==> inputs of willow <==
==> flow/design.v (excerpt) <==
module float_adder(
    input   clk,
    input   rst,
    input   [31:0]  x,
    input   [31:0]  y,
    output  reg [31:0]  z,
    output  reg [1:0]   overflow, 
    output  reg done
);
clock: 2.49 ns
lec_check: 0
cap_margin: 20
core_margin: 2
core_utilization: 40
cts_cluster_size: 13
setup_slack_margin: 0.13
slew_margin: 20
run.sh (not shown) runs the stock make flow with config.mk's settings and CLKGATE_MAP_FILE=.
==> tundra (differences from willow) <==
Settings changed: CORE_UTILIZATION 40 to 57, CTS_CLUSTER_SIZE 13 to not set, SETUP_SLACK_MARGIN 0.13 to 0.57.
==> flow/constraint.sdc (replaced) <==
create_clock -name core_clock -period 3.45 [get_ports {clk}]
set_input_delay 0.6900 -clock core_clock [delete_from_list [all_inputs] [get_ports {clk}]]
set_output_delay 0.6900 -clock core_clock [all_outputs]
set_load 0.01 [all_outputs]
==> indigo (differences from willow) <==
Settings changed: CORE_UTILIZATION 40 to 59, CTS_CLUSTER_SIZE 13 to not set, SETUP_SLACK_MARGIN 0.13 to not set.
==> flow/constraint.sdc (replaced) <==
create_clock -name core_clock -period 4.33 [get_ports {clk}]
set_input_delay 0.8660 -clock core_clock [delete_from_list [all_inputs] [get_ports {clk}]]
set_output_delay 0.8660 -clock core_clock [all_outputs]
set_load 0.01 [all_outputs]
==> results.txt <==
fresh numbers from the pnr run: Power, Total 0.01180 W, critical path cell sequence buf_4 > nor4_1 > nand4_1 > nor4_2 > buf_4 > and3_4 > mux2_4 > nor2_4 > a2111oi_4 > o31a_4 > clkbuf_16, Setup Viol. Count Final 8, pwr/cell area 404.0 mW/mm2, Total GRT Usage 40.02%, met1 usage 54.43%, LEAKAGE 11.27 nW, die area 0.03960 mm2, WL/cell 26.20 um, Final Core Density 77.72%, HPWL after detailed placement 60510 um, count of tool warnings 89, worst r2r src m_y[13], Fail Reasons negative setup slack, setup ws final -0.01615 ns, row cnt 71, status complete, but fails checks, slowest library cell on the worst path edfxtp_1, fp util 57.67%, Area after DPL 0.02527 mm2
The numbers above come from tundra.

==> results.txt <==
fresh numbers from the pnr run: Area after DPL 0.02379 mm2, status no timing/DRC/antenna violations, critical path cell sequence buf_4 > ha_1 > nor2b_1 > o2111ai_1 > or4b_1 > a21o_1 > o31ai_4 > nand2_4 > buf_4 > o22ai_1 > nor2_1 > o31ai_1, setup ws final 0.3237 ns, count of tool warnings 88, Total GRT Usage 38.60%, fp util 59.62%, HPWL after detailed placement 56800 um, slowest library cell on the worst path or4b_1, WL/cell 25.35 um, worst r2r src m_y[1], pwr/cell area 354.5 mW/mm2, die area 0.03828 mm2, Power, Total 0.008885 W
The numbers above come from indigo.

==> results.txt <==
fresh numbers from the pnr run: row cnt 85, Final Core Density 64.95%, worst r2r src m_x[9], pwr/cell area 515.2 mW/mm2, Area after DPL 0.02932 mm2, Setup Viol. Count Final 325, met1 usage 43.94%, die area 0.05606 mm2, slowest library cell on the worst path ha_1, status complete, but fails checks, fp util 40.35%, Total GRT Usage 32.02%, setup ws final -0.8803 ns, Fail Reasons negative setup slack, HPWL after detailed placement 69290 um, WL/cell 24.17 um, drt initial violations 2119, critical path cell sequence inv_1 > ha_1 > o21ai_0 > o21ai_0 > a2111oi_4 > buf_4 > buf_4 > o31ai_4 > a221oi_4 > buf_4 > a221oi_2 > o221ai_1
The numbers above come from willow.


========
==> inputs of run K <==
==> flow/design.v <==
module float_adder(
    input   clk,
    input   rst,
    input   [31:0]  x,
    input   [31:0]  y,
    output  reg [31:0]  z,
    output  reg [1:0]   overflow, 
    output  reg done
);
    reg [24:0]  m_x, m_y, m_z;
    reg [7:0]   exp_x, exp_y, exp_z;
    reg [2:0]   state_now;
    reg sign_z;
    reg [31:0]  x_q, y_q;
    reg [24:0] out_x,out_y,mid_y,mid_x;
    reg [7:0] move_tot;
    reg [2:0] bigger;
    parameter start = 3'b000, zerocheck = 3'b001, equalcheck = 3'b010, addm = 3'b011, normal = 3'b100, over = 3'b110;
    always @(posedge clk) begin
        if(!rst)begin
            state_now <= start;
            done <= 1'b0;
        end
        else begin
        done <= 1'b0;
        case(state_now)
            start:
                begin
                    x_q <= x;
                    y_q <= y;
                    bigger <= 2'b00;
                    exp_x <= x[30:23];
                    exp_y <= y[30:23];
                    m_x <= {1'b0, 1'b1, x[22:0]};
                    m_y <= {1'b0, 1'b1, y[22:0]};
                    out_x <= 25'b0;
                    out_y <= 25'b0;
                    move_tot <= 8'b0;
                    mid_y<={24'b0,1'b1};
                    mid_x<={24'b0,1'b1};
                    if((x[30:23] == 8'd255 && x[22:0] != 0) || (y[30:23] == 8'd255 && y[22:0] != 0)) 
                        begin
                            overflow <= 2'b11;
                            state_now <= over;
                            sign_z <= 1'b1;
                            exp_z <= 8'b11111111;
                            m_z <= 23'b11111111111111111111111;
                        end
                    else if((x[30:23] == 8'd255 && x[22:0] == 0) || (y[30:23] == 8'd255 && y[22:0] == 0)) 
                        begin
                            overflow <= 2'b11;
                            state_now <= over;
                            sign_z <= 1'b0;
                            exp_z <= 8'b11111111;
                            m_z <= 23'b0;
                        end
                    else
                        begin
                            overflow <= 2'b00;
                            state_now <= zerocheck;
                        end
                end
            zerocheck:
                begin
                    if(m_x[22:0] == 23'b0 && exp_x == 8'b0)
                        begin
                            sign_z <= y_q[31];
                            exp_z <= exp_y;
                            m_z <= m_y;
                            state_now <= over;
                        end
                    else if(m_y[22:0] == 23'b0 && exp_y == 8'b0)
                        begin
                            sign_z <= x_q[31];
                            exp_z <= exp_x;
                            m_z <= m_x;
                            state_now <= over;
                        end
                    else
                        begin
                            state_now <= equalcheck;
                        end
                    if(m_x[22:0] != 23'b0 && exp_x == 8'b0)
                        begin
                            m_x <= {1'b0, 1'b0, x_q[22:0]};
                        end
                    if(m_y[22:0] != 23'b0 && exp_y == 8'b0)
                        begin
                            m_y <= {1'b0, 1'b0, y_q[22:0]};
                        end
                end
            equalcheck:
                begin
                    if(exp_x == exp_y)
                        begin
                            if(bigger == 2'b0)
                                begin
                                    state_now <= addm; 
                                end
                            else if(bigger == 2'b10)
                                begin
                                    if(out_y > mid_y)
                                        begin
                                            m_y <= m_y + 1'b1;
                                        end 
                                    else if(out_y < mid_y)
                                        begin
                                            m_y <= m_y;
                                        end
                                    else if(out_y == m_y)
                                        begin
                                            if(m_y[0] == 1)
                                                begin
                                                    m_y <= m_y + 1'b1;
                                                end
                                            else
                                                begin
                                                    m_y <= m_y;
                                                end
                                        end
                                    state_now <= addm;
                                end
                            else if(bigger == 2'b01)
                                begin
                                    if(out_x > mid_x)
                                        begin
                                            m_x <= m_x + 1'b1;
                                        end 
                                    else if(out_x < mid_x)
                                        begin
                                            m_x <= m_x;
                                        end
                                    else if(out_x == m_x)
                                        begin
                                            if(m_x[0] == 1)
                                                begin
                                                    m_x <= m_x + 1'b1;
                                                end
                                            else
                                                begin
                                                    m_x <= m_x;
                                                end
                                        end
                                    state_now <= addm;
                                end
                        end
                    else
                        begin
                            if(exp_x > exp_y)
                                begin
                                    bigger <= 2'b01;
                                    exp_y <= exp_y + 1'b1;
                                    m_y[23:0] <= {1'b0, m_y[23:1]};
                                    out_y[move_tot] <= m_y[0];
                                    mid_y <= {mid_y[23:0], mid_y[24]};
                                    move_tot <= move_tot + 1'b1;
                                    if(m_y == 24'b0) 
                                        begin
                                            sign_z <= x_q[31];
                                            exp_z <= exp_x;
                                            m_z <= m_x;
                                            state_now <= over;
                                        end
                                    else
                                        begin
                                            state_now <= equalcheck;
                                        end
                                end 
                            else
                                begin
                                    bigger <= 2'b10;
                                    exp_x <= exp_x + 1'b1;
                                    m_x[23:0] <= {1'b0, m_x[23:1]};
                                    out_x[move_tot] <= m_x[0];
                                    mid_x <= {mid_x[23:0], mid_x[24]};
                                    move_tot <= move_tot + 1'b1;
                                    if(m_x == 24'b0) 
                                        begin
                                            sign_z <= y_q[31];
                                            exp_z <= exp_y;
                                            m_z <= m_y;
                                            state_now <= over;
                                        end
                                    else
                                        begin
                                            state_now <= equalcheck;
                                        end
                                end
                        end
                end
            addm:
                begin
                    if(x_q[31] ^ y_q[31] == 1'b0)
                        begin
                            exp_z <= exp_x;
                            sign_z <= x_q[31];
                            m_z <= m_x + m_y;
                            state_now <= normal;
                        end 
                    else
                        begin
                            if(m_x > m_y)
                                begin
                                    exp_z <= exp_x;
                                    sign_z <= x_q[31];
                                    m_z <= m_x - m_y;
                                    state_now <= normal;
                                end
                            else if(m_x < m_y)
                                begin
                                    exp_z <= exp_y;
                                    sign_z <= y_q[31];
                                    m_z <= m_y - m_x;
                                    state_now <= normal;
                                end
                            else
                                begin
                                    sign_z <= 1'b0;
                                    exp_z <= 8'b0;
                                    m_z <= 23'b0;
                                    state_now <= over;
                                end
                        end
                end
            normal:
                begin
                    if(m_z[24] == 1'b1)
                        begin
                            if(m_z[0] == 1)
                                begin
                                    m_z <= m_z + 1'b1;
                                    m_z[0] <= 0;
                                    state_now <= normal;
                                end
                            else
                                begin
                                     m_z <= {1'b0, m_z[24:1]};
                                    exp_z <= exp_z + 1'b1;
                                    state_now <= over;
                                end
                        end 
                    else
                        begin
                            if(m_z[23] == 1'b0 && exp_z >= 1)
                                begin
                                    m_z <= {m_z[23:0], 1'b0};
                                    exp_z <= exp_z - 1'b1;
                                    state_now <= normal;
                                end 
                            else
                                begin
                                    state_now <= over;
                                end
                        end
                end
            over:
                begin
                    z <= {sign_z, exp_z[7:0], m_z[22:0]};
                    done <= 1'b1;
                    if(overflow)
                        begin
                            overflow <= overflow;
                            state_now <= start;
                        end
                    else if(exp_z == 8'd255)
                        begin
                            overflow <= 2'b01;
                            state_now <= start;
                        end
                    else if(exp_z == 8'd0 && m_z[22:0] != 23'b0)
                        begin
                            overflow <= 2'b10;
                            state_now <= start;
                        end
                    else
                        begin
                            overflow <= 2'b0;
                            state_now <= start;
                        end
                end
            default:
                begin
                    state_now <= start;
                end
        endcase    
        end
    end
endmodule
==> flow/run.sh <==
#!/bin/bash
# the make line also repeats each setting of config.mk as NAME=value (left out here)
make -C /OpenROAD-flow-scripts/flow DESIGN_CONFIG=/design/flow/config.mk WORK_HOME=/design/flow/orfs CLKGATE_MAP_FILE= finish
==> flow/config.mk <==
export PLATFORM = sky130hd
export DESIGN_NAME = float_adder
export DESIGN_NICKNAME = float_adder
export VERILOG_FILES = /design/flow/design.v
export SDC_FILE = /design/flow/constraint.sdc
export NUM_CORES = 4
export LEC_CHECK = 0
export CAP_MARGIN = 20
export CORE_ASPECT_RATIO = 0.91
export CORE_MARGIN = 2
export CORE_UTILIZATION = 72
export CTS_CLUSTER_DIAMETER = 348
export CTS_CLUSTER_SIZE = 21
export PLACE_DENSITY_LB_ADDON = 0.29
export SLEW_MARGIN = 20
==> flow/constraint.sdc <==
create_clock -name core_clock -period 3.47 [get_ports {clk}]
set_input_delay 0.6940 -clock core_clock [delete_from_list [all_inputs] [get_ports {clk}]]
set_output_delay 0.6940 -clock core_clock [all_outputs]
set_load 0.01 [all_outputs]
==> run C: changes against run K <==
Settings changed: CELL_PAD_IN_SITES_GLOBAL_PLACEMENT set to 0, CORE_ASPECT_RATIO 0.91 to 1.54, CTS_CLUSTER_DIAMETER 348 to not set, CTS_CLUSTER_SIZE 21 to not set, GPL_TIMING_DRIVEN set to 1, PLACE_DENSITY set to 0.95, PLACE_DENSITY_LB_ADDON 0.29 to not set, SLEW_MARGIN 20 to 35, TNS_END_PERCENT set to 85.
==> flow/constraint.sdc (replaced) <==
create_clock -name core_clock -period 3.52 [get_ports {clk}]
set_input_delay 0.7040 -clock core_clock [delete_from_list [all_inputs] [get_ports {clk}]]
set_output_delay 0.7040 -clock core_clock [all_outputs]
set_load 0.01 [all_outputs]
==> run A: changes against run K <==
Settings changed: CORE_ASPECT_RATIO 0.91 to not set, CORE_UTILIZATION 72 to 40, CTS_CLUSTER_DIAMETER 348 to not set, CTS_CLUSTER_SIZE 21 to not set, PLACE_DENSITY_LB_ADDON 0.29 to not set, SETUP_SLACK_MARGIN set to 1.15.
==> flow/constraint.sdc (replaced) <==
create_clock -name core_clock -period 4.33 [get_ports {clk}]
set_input_delay 0.8660 -clock core_clock [delete_from_list [all_inputs] [get_ports {clk}]]
set_output_delay 0.8660 -clock core_clock [all_outputs]
set_load 0.01 [all_outputs]
==> run D: changes against run K <==
Settings changed: CORE_ASPECT_RATIO 0.91 to not set, CORE_UTILIZATION 72 to 62, CTS_CLUSTER_DIAMETER 348 to not set, CTS_CLUSTER_SIZE 21 to not set, PLACE_DENSITY_LB_ADDON 0.29 to not set.
==> flow/constraint.sdc (replaced) <==
create_clock -name core_clock -period 4.41 [get_ports {clk}]
set_input_delay 0.8820 -clock core_clock [delete_from_list [all_inputs] [get_ports {clk}]]
set_output_delay 0.8820 -clock core_clock [all_outputs]
set_load 0.01 [all_outputs]
==> results.txt <==
Status on the layout run. The flow ran to the end, but the layout failed its checks. The violated checks flagged are setup timing. The final timing report gives a worst setup slack of -0.120 ns.

Per the finish-stage timing summary, setup violations number 37. Number of DRC markers after the initial detailed-route iteration landed at 4380. TritonRoute reported its final design rule violation total as 0. Worst max-slew margin expressed relative to the limit landed at 0.385. Worst vdd rail ir drop landed at 0.537 mV. Half-perimeter wire length after placement landed at 57800 um. The tool flagged a number of max-cap violations equal to 0. Clock skew after layout landed at 0.0203 ns.

Switching power summed over all nets landed at 3.36 mW. Met2 routing resource usage after global routing landed at 0.734.
(the above is from run K)
==> results.txt <==
Status on the layout run. The run finished with no timing, DRC or antenna violations. Clock skew after layout landed at 0.0256 ns. Quantity of hold-fixing buffers added after cts landed at 0.

The last timing report of the flow puts the setup violation total at 0. The worst pin sits at a relative slew slack of 0.183. For this run, global-route usage on met2 was measured as 0.639. Number of DRC markers after the initial detailed-route iteration landed at 3162. Half-perimeter wire length after placement landed at 59700 um.

Minimum setup slack in the final design landed at 0.294 ns. Tally of max-capacitance violations landed at 0. In the routed netlist, the antenna diode instances number 0. Final routed DRC violation total landed at 0.
(the above is from run D)
==> results.txt <==
Implementation results. The tool reported: "[ERROR GRT-0116] Global routing finished with congestion. Check the congestion regions in the DRC Viewer". Per the run summary, the flow got no further than 5_1_grt. Synthesized-area fraction occupied by adder cells landed at 0.0876. Post-synthesis instance total landed at 2328. The run stopped with a tool error.

Met2 routing resource usage after global routing landed at 0.839. Async set-or-reset flop fraction in the synthesized netlist landed at 0. In this run, synthesis inferred 290 flip-flops with an integrated enable. Area share of the largest cell type after synthesis landed at 0.402. Count of standard-cell rows landed at 78. Xor and xnor area share after synthesis landed at 0.0699. Die extent in x landed at 144 um. Post-synth net total landed at 2544. Half-perimeter wire length after placement landed at 59100 um.

Synthesized area per cell landed at 9.31 sq um.
(the above is from run C)
==> results.txt <==
Status on the layout run. Per the log, the first TritonRoute iteration ended with a DRC count of 2103. Clock sink total landed at 300. Once detailed placement completed, the half-perimeter wirelength came to 61100 um. Count of synthesis-stage warnings from yosys landed at 1. Cell count along the critical path landed at 11. In this run the power spent charging and discharging nets is 3.07 mW. The script logs the ratio of routed vias to standard cells as 6.12. Tally of max-capacitance violations landed at 0. Number of inverters outside the clock class in the layout landed at 152. Clock skew on the completed layout was measured at 0.0267 ns.

The flow ran to the end and the layout has no timing, DRC or antenna violations. The last timing report of the flow puts the setup violation total at 0. Including well taps, the total number of placed cells is 3116. Met2 routing resource usage after global routing landed at 0.442.

Worst vdd rail ir drop landed at 0.300 mV. The critical path in the final layout is reported with a setup slack of 0.951 ns. Routing resource usage on met1 recorded by global route was 0.412.
(the above is from run A)

========
==> 04-09 <==
Starts from the design.v that is shown in full above.
==> flow/config.mk <==
export PLATFORM = sky130hd
export DESIGN_NAME = float_adder
export DESIGN_NICKNAME = float_adder
export VERILOG_FILES = /design/flow/design.v
export SDC_FILE = /design/flow/constraint.sdc
export NUM_CORES = 4
export LEC_CHECK = 0
export CAP_MARGIN = 35
export CORE_ASPECT_RATIO = 1.48
export CORE_MARGIN = 2
export CORE_UTILIZATION = 54
export CTS_CLUSTER_DIAMETER = 248
export GPL_TIMING_DRIVEN = 0
export MAX_ROUTING_LAYER = met4
export PLACE_DENSITY_LB_ADDON = 0.16
export SETUP_SLACK_MARGIN = 0.42
export SLEW_MARGIN = 20
export TNS_END_PERCENT = 15
==> flow/constraint.sdc <==
create_clock -name core_clock -period 5.0 [get_ports {clk}]
set_input_delay 1.0000 -clock core_clock [delete_from_list [all_inputs] [get_ports {clk}]]
set_output_delay 1.0000 -clock core_clock [all_outputs]
set_load 0.01 [all_outputs]
==> inputs of 07-22, as changes to 04-09 <==
CAP_MARGIN = 20   (was 35)
CORE_ASPECT_RATIO = unset   (was 1.48)
CORE_UTILIZATION = 72   (was 54)
CTS_CLUSTER_DIAMETER = 348   (was 248)
CTS_CLUSTER_SIZE = 14   (was unset)
GPL_TIMING_DRIVEN = unset   (was 0)
MAX_ROUTING_LAYER = unset   (was met4)
PLACE_DENSITY_LB_ADDON = 0.29   (was 0.16)
SETUP_SLACK_MARGIN = 0.9   (was 0.42)
TNS_END_PERCENT = unset   (was 15)
==> flow/constraint.sdc (replaced) <==
create_clock -name core_clock -period 3.47 [get_ports {clk}]
set_input_delay 0.6940 -clock core_clock [delete_from_list [all_inputs] [get_ports {clk}]]
set_output_delay 0.6940 -clock core_clock [all_outputs]
set_load 0.01 [all_outputs]
==> inputs of 11-20, as changes to 04-09 <==
ABC_AREA = 1   (was unset)
CAP_MARGIN = 20   (was 35)
CORE_ASPECT_RATIO = unset   (was 1.48)
CORE_UTILIZATION = 72   (was 54)
CTS_CLUSTER_DIAMETER = 397   (was 248)
CTS_CLUSTER_SIZE = 10   (was unset)
GPL_TIMING_DRIVEN = unset   (was 0)
MAX_ROUTING_LAYER = unset   (was met4)
PLACE_DENSITY = 0.4   (was unset)
PLACE_DENSITY_LB_ADDON = unset   (was 0.16)
SETUP_SLACK_MARGIN = 0.51   (was 0.42)
TNS_END_PERCENT = unset   (was 15)
==> flow/constraint.sdc (replaced) <==
create_clock -name core_clock -period 2.59 [get_ports {clk}]
set_input_delay 0.5180 -clock core_clock [delete_from_list [all_inputs] [get_ports {clk}]]
set_output_delay 0.5180 -clock core_clock [all_outputs]
set_load 0.01 [all_outputs]
==> results <==
| item | 04-09 | 11-20 | 07-22 |
|---|---|---|---|
| Outcome | finished clean | did not finish | did not finish |
| Last stage reached | - | 5_1_grt | 5_1_grt |
| Initial Util | 54.5% | 73.0% | 73.1% |
| Area of the die | 41800 sq um | 35500 sq um | 31500 sq um |
| Number of H-tree levels | 1 | 2 | 1 |
| Number of buffers created by CTS | 29 | 35 | 25 |
| Number of placed instances with taps included | 2944 | 4159 | 2885 |
| Instance count of the mapped netlist | 2328 | 3392 | 2328 |
| Half-perimeter wire length of the detailed placement result | 71.7 mm | 72.1 mm | 57.6 mm |
| Worst setup slack after placement | -387 ps | -229 ps | -271 ps |
| Post-synthesis cell count from yosys | 2328 | 3392 | 2328 |
| Synth Area per Inst | 9.31 sq um | 7.21 sq um | 9.31 sq um |
| Top-area cell share | 40.2% | 35.6% | 40.2% |
| Yosys chip area | 21700 sq um | 24500 sq um | 21700 sq um |
| Number of cell rows | 89 | 67 | 63 |
| Die y size | 248 microns | 188 microns | 177 microns |
| PostCTS Resize Cnt | 19 | 172 | 273 |
| Part of the Yosys area used for sequential elements | 41.1% | 36.4% | 41.1% |
| Net Count, Synth | 2544 | 3608 | 2544 |
| Most common cell in the synthesized netlist | edfxtp_1 | nand2_1 | edfxtp_1 |
| Multiplexer share of the synthesized area | 1.84% | 0% | 1.84% |
| Instance area after placement | 23500 sq um | 28800 sq um | 24700 sq um |
| Routability congestion estimate from global placement | 1.09 | 1.24 | 1.14 |
| Number of library cell types mapped by synthesis | 78 | 58 | 78 |
Power is estimated from default activity; no workload was simulated.
